==> flow/design.v (excerpt) <==
module b58_cliky
	(
		CLOCK_50,						 
    KEY,
    SW,
    HEX0, HEX1, HEX2, HEX3, HEX4, HEX5, HEX6, HEX7,
		PLOT_X,
		PLOT_Y,
		PLOT_COLOUR,
		PLOT_EN
	);
Settings: LEC_CHECK=0, ABC_AREA=1, CAP_MARGIN=20, CORE_ASPECT_RATIO=0.5, CORE_MARGIN=2, CORE_UTILIZATION=72, CTS_CLUSTER_DIAMETER=297, CTS_CLUSTER_SIZE=92, PLACE_DENSITY=0.42, SLEW_MARGIN=20; clock period 8.93 ns.
run.sh (not shown) runs the stock make flow with config.mk's settings and CLKGATE_MAP_FILE=.
The starting point stopped in 5_1_grt, error GRT-0232.
Rerun with:
CORE_ASPECT_RATIO = not set   (was 0.5)
CTS_CLUSTER_DIAMETER = 233   (was 297)
CTS_CLUSTER_SIZE = not set   (was 92)
PLACE_DENSITY = 0.64   (was 0.42)
clock period = 11.7 ns   (was 8.93 ns; I/O delays follow)
Outcome: The new run produced a layout that fails on setup timing; area after synthesis does not change; die size barely changes; synthesized cell count is unchanged.
Rerun with:
ABC_AREA = not set   (was 1)
CORE_UTILIZATION = 40   (was 72)
CTS_CLUSTER_DIAMETER = not set   (was 233)
PLACE_DENSITY = 0.6   (was 0.64)
clock period = 16.0 ns   (was 11.7 ns; I/O delays follow)
The changed run produced a clean layout.
Power decreases by 29%.
Via count shrinks by 16%.
Worst setup slack gets better by 2000 ps.
Hold slack is worse by 8.0 ps.
Critical path depth came out lower by 36.
Rerun with:
CAP_MARGIN = 25   (was 20)
CELL_PAD_IN_SITES_DETAIL_PLACEMENT = 1   (was not set)
CORE_ASPECT_RATIO = 1.52   (was not set)
CORE_MARGIN = 3   (was 2)
CORE_UTILIZATION = 66   (was 40)
CTS_CLUSTER_DIAMETER = 297   (was not set)
CTS_CLUSTER_SIZE = 65   (was not set)
GPL_ROUTABILITY_DRIVEN = 0   (was not set)
HOLD_SLACK_MARGIN = 0.14   (was not set)
MAX_ROUTING_LAYER = met5   (was not set)
MIN_ROUTING_LAYER = met2   (was not set)
SLEW_MARGIN = 15   (was 20)
TNS_END_PERCENT = 95   (was not set)
The changed run did not get past 3_5_place_dp on DPL-0033.
Synthesized area stays the same.
Die area decreases by well over a third.
Synthesized cell count is unchanged.
Rerun with:
CORE_UTILIZATION = 40   (was 66)
CTS_CLUSTER_DIAMETER = not set   (was 297)
CTS_CLUSTER_SIZE = 95   (was 65)
The new run completed without violations.
Synthesized area does not change.
Die size grows by 62%.
Synthesized cell count stays the same.
Rerun with:
CAP_MARGIN = 20   (was 25)
CELL_PAD_IN_SITES_DETAIL_PLACEMENT = not set   (was 1)
CORE_ASPECT_RATIO = 1.37   (was 1.52)
CORE_MARGIN = 2   (was 3)
CORE_UTILIZATION = 56   (was 40)
CTS_CLUSTER_SIZE = not set   (was 95)
GPL_ROUTABILITY_DRIVEN = not set   (was 0)
HOLD_SLACK_MARGIN = not set   (was 0.14)
MAX_ROUTING_LAYER = not set   (was met5)
PLACE_DENSITY = not set   (was 0.6)
SLEW_MARGIN = 30   (was 15)
TNS_END_PERCENT = 20   (was 95)
Outcome: Sequential power stays flat. Hold slack is worse by 12 ps. Setup slack improves by 13 ps. Non-clock buffer count goes up by 4. Core utilization goes up by 17 points.

---

b58_cliky again, from the RTL that the note above started with.
// b58_cliky
module b58_cliky
	(
		CLOCK_50,						 
    KEY,
    SW,
    HEX0, HEX1, HEX2, HEX3, HEX4, HEX5, HEX6, HEX7,
		PLOT_X,
		PLOT_Y,
		PLOT_COLOUR,
		PLOT_EN
	);
clock: 10.5 ns
lec_check: 0
cap_margin: 20
cell_pad_in_sites_global_placement: 0
core_margin: 2
core_utilization: 70
cts_cluster_diameter: 30
gpl_timing_driven: 1
slew_margin: 20
The baseline reached the layout checks and failed them: negative setup slack.
Then changed:
- ABC_AREA: default -> 0
- CORE_UTILIZATION: 70 -> 65
- CTS_CLUSTER_DIAMETER: 30 -> 57
- SETUP_SLACK_MARGIN: default -> 2.44
- clock period: 10.5 -> 9.03 ns (I/O delays scaled with it)
=>
- The changed run finished with negative setup slack left
- power went down by 6.6%
- die area went up by 7.5%
- global-route usage went down by 7.0 points
- synthesized area does not change
- hold slack degrades by 0.028 ns
- sequential share of layout area went down by 0.51 points
- final cell count went up by 3.2%
- sequential cell count stays the same
- via count went down by 2.1%
- wire length went down by 3.9%
- count of clock-buffer cells in the layout went down by 14
Then changed:
- ABC_AREA: 0 -> 1
- CORE_UTILIZATION: 65 -> 70
- CTS_CLUSTER_DIAMETER: 57 -> 30
- CTS_CLUSTER_SIZE: default -> 38
- SETUP_SLACK_MARGIN: 2.44 -> default
- clock period: 9.03 -> 9.18 ns (I/O delays scaled with it)
Now the flow did not get past global routing on GRT-0116.
Die size fell by 8.5%.
Synthesized area fell by about 1.7%.
Synthesized cell count rose by 16%.
Then changed:
- CORE_UTILIZATION: 70 -> 65
- CTS_CLUSTER_DIAMETER: 30 -> 57
- CTS_CLUSTER_SIZE: 38 -> default
- MAX_ROUTING_LAYER: default -> met4
- TNS_END_PERCENT: default -> 40
- clock period: 9.18 -> 9.71 ns (I/O delays scaled with it)
=> The changed run failed in global routing, error ODB-0269. Synthesized area does not change. Synthesized cell count stays the same. Die size is higher by about 7.5%.

---

Starting RTL as in the previous note.
clock: 13.1 ns
lec_check: 0
abc_area: 1
cap_margin: 15
cell_pad_in_sites_global_placement: 3
core_margin: 2
core_utilization: 20
gpl_routability_driven: 0
gpl_timing_driven: 0
hold_slack_margin: 0.15
max_routing_layer: met4
place_density: 0.91
slew_margin: 0
tns_end_percent: 40
Change:
Settings changed: ABC_AREA 1 to default, CAP_MARGIN 15 to 20, CELL_PAD_IN_SITES_GLOBAL_PLACEMENT 3 to default, CORE_UTILIZATION 20 to 69, GPL_ROUTABILITY_DRIVEN 0 to default, GPL_TIMING_DRIVEN 0 to default, HOLD_SLACK_MARGIN 0.15 to default, MAX_ROUTING_LAYER met4 to default, PLACE_DENSITY 0.91 to 0.66, SLEW_MARGIN 0 to 20, TNS_END_PERCENT 40 to default.
Clock period 13.1 ns to 10.3 ns, I/O delays scaled along.
What happened:
- This time the run ran to the end with violations: setup timing
- worst setup slack got worse by 1700 ps
- maximum frequency came out higher by 10%
- power came out higher by 10%
- cell count came out lower by 27%
- hold slack improved by 14 ps
- global-route usage came out higher by 28 points
- die size came out lower by 70%
- cell area came out higher by 6.6%
Change:
Settings changed: CTS_CLUSTER_DIAMETER from default to 54, PLACE_DENSITY 0.66 to default, SETUP_SLACK_MARGIN from default to 1.21.
Clock period 10.3 ns to 11.3 ns, I/O delays scaled along.
What happened: The changed run finished with setup timing left. Power drops by 9.0%. Sequential share of layout area rose by 0.32 points. Die size is unchanged.

---

alpha:
b58_cliky again, from the RTL that the note above started with.
==> flow/design.v (excerpt) <==
module b58_cliky
	(
		CLOCK_50,						 
    KEY,
    SW,
    HEX0, HEX1, HEX2, HEX3, HEX4, HEX5, HEX6, HEX7,
		PLOT_X,
		PLOT_Y,
		PLOT_COLOUR,
		PLOT_EN
	);
Settings: LEC_CHECK=0, CAP_MARGIN=5, CORE_MARGIN=2, CORE_UTILIZATION=72, CTS_CLUSTER_DIAMETER=135, CTS_CLUSTER_SIZE=38, SETUP_SLACK_MARGIN=2.45, SLEW_MARGIN=10, TNS_END_PERCENT=5; clock period 8.46 ns.
alpha: ODB-0269 in global routing -> run aborted
diff inputs: alpha => beta
Settings: removing CTS_CLUSTER_SIZE (formerly 38); setting PLACE_DENSITY to 0.6 for the first time; changing SLEW_MARGIN from 10 to 20; changing CORE_UTILIZATION from 72 to 40; removing TNS_END_PERCENT (formerly 5); removing SETUP_SLACK_MARGIN (formerly 2.45); changing CAP_MARGIN from 5 to 20; removing CTS_CLUSTER_DIAMETER (formerly 135); changing the clock period (ns, I/O delays scaled along) from 8.46 to 15.2.
==> results <==
- Taking alpha as the reference, in beta total CTS buffers shows an increase of 17, die width shows an increase of 33%, area share of xor/xnor cells in the synthesized design stayed essentially flat, port buffer count roughly the same.
- beta finished end to end and its layout was clean on timing, DRC and antenna.
- Compared with alpha, in beta count of standard-cell rows now larger; placed cell area dropped 2500 um2; share of synthesized cell area in full adder, half adder and majority cells held.
- From beta to alpha, area fraction in compound gates did not move at all.
- Compared with alpha, in beta chip area went up about 80%, count of placed standard cells including taps lost 69, y dimension of the die higher.

---

exp/garnet:
Starting RTL as in the previous note.
clock: 11.2 ns
lec_check: 0
cap_margin: 30
core_margin: 2
core_utilization: 72
cts_cluster_diameter: 32
place_density: 0.64
slew_margin: 20
Modified inputs, exp/umber compared to exp/garnet
Settings: a change of CAP_MARGIN from 30 to 5; a change of CTS_CLUSTER_DIAMETER from 32 to 135; a deleted PLACE_DENSITY that had been 0.64; an added SETUP_SLACK_MARGIN of 2.45; a change of the clock period (ns, I/O delays scaled along) from 11.2 to 8.46.
==> comparison <==
Every stage of the flow completed for exp/garnet, and the final layout passed the timing, design-rule and antenna checks.
The log for exp/umber ends in 5_1_grt with error GRT-0232, so the run never completed.
Worst-case clock buffer depth came out exactly the same in exp/umber and exp/garnet.
Re proportion of synthesized area in mux cells: no difference whatsoever between exp/garnet and exp/umber.
What exp/garnet reported for number of buffers inserted during clock tree synthesis has to be multiplied by 0.65 to get the figure for exp/umber.
Estimated wirelength of the detail-placed design on exp/umber is up relative to exp/garnet.
exp/umber ended up with a lower setup slack after placement than exp/garnet did.
Diff exp/garnet -> exp/umber: placer congestion estimate has increased, total setup buffers inserted after CTS has increased, number of cells after detailed placement has increased.
Comparing exp/umber against exp/garnet, there is no change at all in instance tally after logic synthesis.
Reported for exp/umber and exp/garnet, core area turned out identical to the last digit.
Area of placed instances was higher in the run labelled exp/umber.
### exp/umber -> exp/willow
Settings: CORE_UTILIZATION changed from 72 to 59; SETUP_SLACK_MARGIN changed from 2.45 to 3.06; CAP_MARGIN changed from 5 to 20; CTS_CLUSTER_DIAMETER removed (was 135); the clock period (ns, I/O delays scaled along) changed from 8.46 to 11.3.
Results
Having completed the whole flow, exp/willow delivered a layout that passed the timing, design-rule and antenna checks.
Comparing exp/umber and exp/willow, total placed cells including tap cells is lower on exp/willow.
Reported for exp/umber and exp/willow, total standard cell area after synthesis turned out identical to the last digit.
exp/willow: vertical die dimension 17 µm above exp/umber
Edits applied to the flow inputs when going from exp/willow to exp/lagoon:
Settings: CELL_PAD_IN_SITES_GLOBAL_PLACEMENT now 0, previously not set; GPL_TIMING_DRIVEN now 1, previously not set; SETUP_SLACK_MARGIN no longer set, was 3.06; CORE_UTILIZATION now 58, was 59; the clock period (ns, I/O delays scaled along) now 8.98, was 11.3.
### Flow results
The flow completed for exp/lagoon, but it is not clean: the layout still shows setup timing.
Taking exp/willow as 1.0, exp/lagoon lands at 1.2 on switching power total.
NOTE sequential power exp/willow->exp/lagoon increased by more than a quarter
From exp/willow to exp/lagoon the numbers moved as follows: clock power went up about 20%; global-route usage went up.
Summary of exp/lagoon over exp/willow: final instance area picked up an extra about 3%, worst setup slack lost 2.22 ns, combinational power picked up an extra 27%.
clock as the biggest power consumer among the groups was reported by exp/willow, and registers by exp/lagoon.
What exp/lagoon reported for total power has to be multiplied by 0.822 to get the figure for exp/willow.
Going from exp/willow to exp/lagoon, tapcell count rose by about 10%; worst hold slack after final layout rose by 0.013 ns; share of the core filled with cells in the final layout rose by 0.46 points.
Power figures rest on the tool's default switching activity, not on a simulated workload.
